// life16
module life16(
    input clk,
    input load,
    input [255:0] data,
    output reg [255:0] q);
clock: 4.84 ns
lec_check: 0
cap_margin: 40
cell_pad_in_sites_detail_placement: 1
cell_pad_in_sites_global_placement: 1
core_aspect_ratio: 0.57
core_margin: 2
core_utilization: 26
gpl_routability_driven: 0
max_routing_layer: met5
place_density_lb_addon: 0.19
setup_slack_margin: 1.4
slew_margin: 40
tns_end_percent: 95
run.sh (not shown) runs the stock make flow with config.mk's settings and CLKGATE_MAP_FILE=.
Rerun with:
- CAP_MARGIN: 40 -> 30
- CORE_ASPECT_RATIO: 0.57 -> 1.66
- CORE_UTILIZATION: 26 -> 40
- GPL_ROUTABILITY_DRIVEN: 0 -> unset
- HOLD_SLACK_MARGIN: unset -> 0.15
- MAX_ROUTING_LAYER: met5 -> met4
- SETUP_SLACK_MARGIN: 1.4 -> 1.16
- SLEW_MARGIN: 40 -> 20
- TNS_END_PERCENT: 95 -> unset
- clock period: 4.84 -> 5.0 ns (I/O delays scaled with it)
The new run completed without violations.
Die area decreases by 35%.
Via count goes up by 1.7%.
Area after synthesis stays the same.
Global-route usage came out higher by 8.4 points.
Clock-buffer cell count shrinks by 9.
Final cell count fell by 10%.
Maximum frequency is lower by 4.2%.
Design area decreases by 3.2%.
Rerun with:
- CAP_MARGIN: 30 -> 20
- CELL_PAD_IN_SITES_DETAIL_PLACEMENT: 1 -> unset
- CELL_PAD_IN_SITES_GLOBAL_PLACEMENT: 1 -> unset
- CORE_ASPECT_RATIO: 1.66 -> unset
- HOLD_SLACK_MARGIN: 0.15 -> unset
- MAX_ROUTING_LAYER: met4 -> unset
- PLACE_DENSITY_LB_ADDON: 0.19 -> unset
- SETUP_SLACK_MARGIN: 1.16 -> unset
- clock period: 5.0 -> 4.43 ns (I/O delays scaled with it)
What happened: The new run passed the timing, DRC and antenna checks; worst setup slack got worse by 0.57 ns; synthesized area stays the same; utilization shrinks by 6.7 points; clock-buffer cell count is higher by 9; final area falls by about 12%.
Rerun with:
- clock period: 4.43 -> 5.0 ns (I/O delays scaled with it)
Effect: Utilization went down by 0.93 points. Clock skew hardly moves. Sequential share of layout area went up by 0.23 points.

---

life16 again, from the RTL that the note above started with.
clock: 4.84 ns
lec_check: 0
cap_margin: 40
cell_pad_in_sites_detail_placement: 1
cell_pad_in_sites_global_placement: 1
core_aspect_ratio: 0.57
core_margin: 2
core_utilization: 26
gpl_routability_driven: 0
hold_slack_margin: 0.15
max_routing_layer: met5
place_density_lb_addon: 0.19
setup_slack_margin: 1.4
slew_margin: 20
tns_end_percent: 95
Edit:
--- a/flow/config.mk
+++ b/flow/config.mk
@@ -6,13 +6,13 @@
 export NUM_CORES = 4
 export LEC_CHECK = 0
-export CAP_MARGIN = 40
+export CAP_MARGIN = 30
 export CELL_PAD_IN_SITES_DETAIL_PLACEMENT = 1
 export CELL_PAD_IN_SITES_GLOBAL_PLACEMENT = 1
-export CORE_ASPECT_RATIO = 0.57
+export CORE_ASPECT_RATIO = 1.66
 export CORE_MARGIN = 2
-export CORE_UTILIZATION = 26
+export CORE_UTILIZATION = 40
 export GPL_ROUTABILITY_DRIVEN = 0
 export HOLD_SLACK_MARGIN = 0.15
-export MAX_ROUTING_LAYER = met5
+export MAX_ROUTING_LAYER = met4
 export PLACE_DENSITY_LB_ADDON = 0.19
 export SETUP_SLACK_MARGIN = 1.4
==> flow/constraint.sdc (replaced) <==
create_clock -name core_clock -period 5.0 [get_ports {clk}]
set_input_delay 1.0000 -clock core_clock [delete_from_list [all_inputs] [get_ports {clk}]]
set_output_delay 1.0000 -clock core_clock [all_outputs]
set_load 0.01 [all_outputs]
Synthesized cell count is unchanged; global-route usage climbs by 8.9 points; routed wire length drops by 7.0%; flip-flop count stays the same; final cell count drops by 10%; cell area drops by 2.8%; first-iteration DRC count drops by 18%.
Edit:
==> flow/config.mk (replaced) <==
export PLATFORM = sky130hd
export DESIGN_NAME = life16
export DESIGN_NICKNAME = life16
export VERILOG_FILES = /design/flow/design.v
export SDC_FILE = /design/flow/constraint.sdc
export NUM_CORES = 4
export LEC_CHECK = 0
export ABC_AREA = 1
export CAP_MARGIN = 20
export CELL_PAD_IN_SITES_DETAIL_PLACEMENT = 1
export CORE_ASPECT_RATIO = 1.71
export CORE_MARGIN = 7
export CORE_UTILIZATION = 26
export CTS_CLUSTER_DIAMETER = 334
export GPL_TIMING_DRIVEN = 0
export HOLD_SLACK_MARGIN = 0.27
export MAX_ROUTING_LAYER = met5
export MIN_ROUTING_LAYER = met1
export SETUP_SLACK_MARGIN = -0.07
export SLEW_MARGIN = 15
The new run went through all stages and came out clean; cell area decreases by 10%; die size grows by 66%; count of clock-buffer cells in the layout falls by 3; routed wire length went up by 17%; fmax falls by 5.4%; utilization shrinks by 24 points; setup slack got worse by 0.23 ns.
Edit:
==> flow/config.mk (replaced) <==
export PLATFORM = sky130hd
export DESIGN_NAME = life16
export DESIGN_NICKNAME = life16
export VERILOG_FILES = /design/flow/design.v
export SDC_FILE = /design/flow/constraint.sdc
export NUM_CORES = 4
export LEC_CHECK = 0
export CAP_MARGIN = 20
export CORE_MARGIN = 2
export CORE_UTILIZATION = 59
export SLEW_MARGIN = 20
==> flow/constraint.sdc (replaced) <==
create_clock -name core_clock -period 2.52 [get_ports {clk}]
set_input_delay 0.5040 -clock core_clock [delete_from_list [all_inputs] [get_ports {clk}]]
set_output_delay 0.5040 -clock core_clock [all_outputs]
set_load 0.01 [all_outputs]
With this change the flow finished with negative setup slack left.
Synthesized cell count shrinks by 21%.
Area after synthesis went down by 3.5%.
Count of clock-buffer cells in the layout came out higher by 5.
Cell count came out lower by 18%.
Edit:
--- a/flow/config.mk
+++ b/flow/config.mk
@@ -6,6 +6,8 @@
 export NUM_CORES = 4
 export LEC_CHECK = 0
+export ABC_AREA = 1
 export CAP_MARGIN = 20
 export CORE_MARGIN = 2
-export CORE_UTILIZATION = 59
+export CORE_UTILIZATION = 70
+export SETUP_SLACK_MARGIN = 0.01
 export SLEW_MARGIN = 20
==> flow/constraint.sdc (replaced) <==
create_clock -name core_clock -period 2.15 [get_ports {clk}]
set_input_delay 0.4300 -clock core_clock [delete_from_list [all_inputs] [get_ports {clk}]]
set_output_delay 0.4300 -clock core_clock [all_outputs]
set_load 0.01 [all_outputs]
What happened:
- The changed run finished but failed the layout checks on negative setup slack
- worst setup slack gets worse by 0.92 ns
- final cell count is higher by 12%
- maximum frequency drops by 12%
- routed wire length is higher by 34%
- utilization is higher by 9.5 points
- die size went down by 12%
- clock-buffer cell count goes down by 8
- clock skew is higher by 0.0092 ns

---

job 101:
Starting RTL as in the previous note.
Settings: LEC_CHECK=0, CAP_MARGIN=25, CELL_PAD_IN_SITES_GLOBAL_PLACEMENT=2, CORE_ASPECT_RATIO=1.7, CORE_MARGIN=2, CORE_UTILIZATION=55, CTS_CLUSTER_SIZE=87, GPL_ROUTABILITY_DRIVEN=0, GPL_TIMING_DRIVEN=1, HOLD_SLACK_MARGIN=0.15, MAX_ROUTING_LAYER=met4, PLACE_DENSITY_LB_ADDON=0.3, SLEW_MARGIN=0, TNS_END_PERCENT=85; clock period 6.25 ns.
Changes in job 102 relative to job 101:
==> flow/config.mk <==
export PLATFORM = sky130hd
export DESIGN_NAME = life16
export DESIGN_NICKNAME = life16
export VERILOG_FILES = /design/flow/design.v
export SDC_FILE = /design/flow/constraint.sdc
export NUM_CORES = 4
export LEC_CHECK = 0
export CAP_MARGIN = 20
export CELL_PAD_IN_SITES_GLOBAL_PLACEMENT = 0
export CORE_ASPECT_RATIO = 1.7
export CORE_MARGIN = 2
export CORE_UTILIZATION = 55
export CTS_CLUSTER_SIZE = 34
export GPL_TIMING_DRIVEN = 1
export SLEW_MARGIN = 0
==> flow/constraint.sdc <==
create_clock -name core_clock -period 3.53 [get_ports {clk}]
set_input_delay 0.7060 -clock core_clock [delete_from_list [all_inputs] [get_ports {clk}]]
set_output_delay 0.7060 -clock core_clock [all_outputs]
set_load 0.01 [all_outputs]
### Flow results
- Nothing crashed in job 102 and all stages finished; the problem is that the final layout failed, the offending checks being setup timing.
- Row core occupancy in the finished layout: job 102 higher / job 101 lower
- For job 101, the top routing layer in use was met4, unlike job 102, where it was met5.
- NOTE maximum achievable frequency job 101->job 102 increased by more than 10%
- Measured against each other, job 101 and job 102 differ in sum of net half-perimeters after detailed placement, the lower figure coming from job 101.
Input-level comparison between job 103 and job 102:
==> flow/config.mk <==
export PLATFORM = sky130hd
export DESIGN_NAME = life16
export DESIGN_NICKNAME = life16
export VERILOG_FILES = /design/flow/design.v
export SDC_FILE = /design/flow/constraint.sdc
export NUM_CORES = 4
export LEC_CHECK = 0
export CAP_MARGIN = 20
export CORE_MARGIN = 2
export CORE_UTILIZATION = 67
export HOLD_SLACK_MARGIN = -0.09
export SLEW_MARGIN = 20
==> flow/constraint.sdc <==
create_clock -name core_clock -period 4.07 [get_ports {clk}]
set_input_delay 0.8140 -clock core_clock [delete_from_list [all_inputs] [get_ports {clk}]]
set_output_delay 0.8140 -clock core_clock [all_outputs]
set_load 0.01 [all_outputs]
==> comparison <==
- On job 103: fraction of the cycle the final worst path needs is 13 points lower than what job 102 gave.
- Job 103: maximum clock rate about 1.4% below job 102
- Comparing job 102 and job 103, the one run not ending clean was job 102.
- Job 103 vs job 102: multi-input logic area down by a few percent
Input changes introduced in job 104 (baseline for comparison: job 103):
diff --git a/flow/config.mk b/flow/config.mk
--- a/flow/config.mk
+++ b/flow/config.mk
@@ -10,2 +10,2 @@
-export CORE_UTILIZATION = 67
-export HOLD_SLACK_MARGIN = -0.09
+export CORE_UTILIZATION = 68
+export PLACE_DENSITY = 0.38
==> flow/constraint.sdc <==
create_clock -name core_clock -period 3.92 [get_ports {clk}]
set_input_delay 0.7840 -clock core_clock [delete_from_list [all_inputs] [get_ports {clk}]]
set_output_delay 0.7840 -clock core_clock [all_outputs]
set_load 0.01 [all_outputs]
Findings:
NOTE: largest net degree at the start of global routing in job 104 exceeds that of job 103. Changes observed in job 104 relative to job 103: setup TNS now smaller; height of the die now smaller. No crash in job 104: every stage finished, but the layout fails its final checks due to setup timing.
Changes in job 105 relative to job 104:
diff --git a/flow/config.mk b/flow/config.mk
--- a/flow/config.mk
+++ b/flow/config.mk
@@ -8 +8 @@
-export CAP_MARGIN = 20
+export CAP_MARGIN = 10
@@ -10,2 +10,2 @@
-export CORE_UTILIZATION = 68
-export PLACE_DENSITY = 0.38
+export CORE_UTILIZATION = 72
+export SETUP_SLACK_MARGIN = 0.21
==> flow/constraint.sdc <==
create_clock -name core_clock -period 2.52 [get_ports {clk}]
set_input_delay 0.5040 -clock core_clock [delete_from_list [all_inputs] [get_ports {clk}]]
set_output_delay 0.5040 -clock core_clock [all_outputs]
set_load 0.01 [all_outputs]
==> comparison <==
- Job 105 -> job 104: synthesized area delta 0, exact match
- In the metrics for job 105 and job 104, the one carrying the lower core region area is job 105.
- Placer's final routability congestion estimate went up by a few percent going from job 104 to job 105.
- Placement-stage worst setup slack was higher in the run labelled job 104.
- Job 105 -> job 104: compound-gate portion of the synthesized area delta 0, exact match
- Between job 105 and job 104, it is job 105 whose instance count after placement with tap cells included is higher, by 8.4%.
- Taking job 104 as the reference, in job 105 starting utilization of the core area has increased, row count has decreased, die size has decreased.
- Cmp job 105 vs job 104: HPWL reported at the end of detailed placement higher in job 105
- What ended job 105 was a tool error in clock tree synthesis; the run never finished.
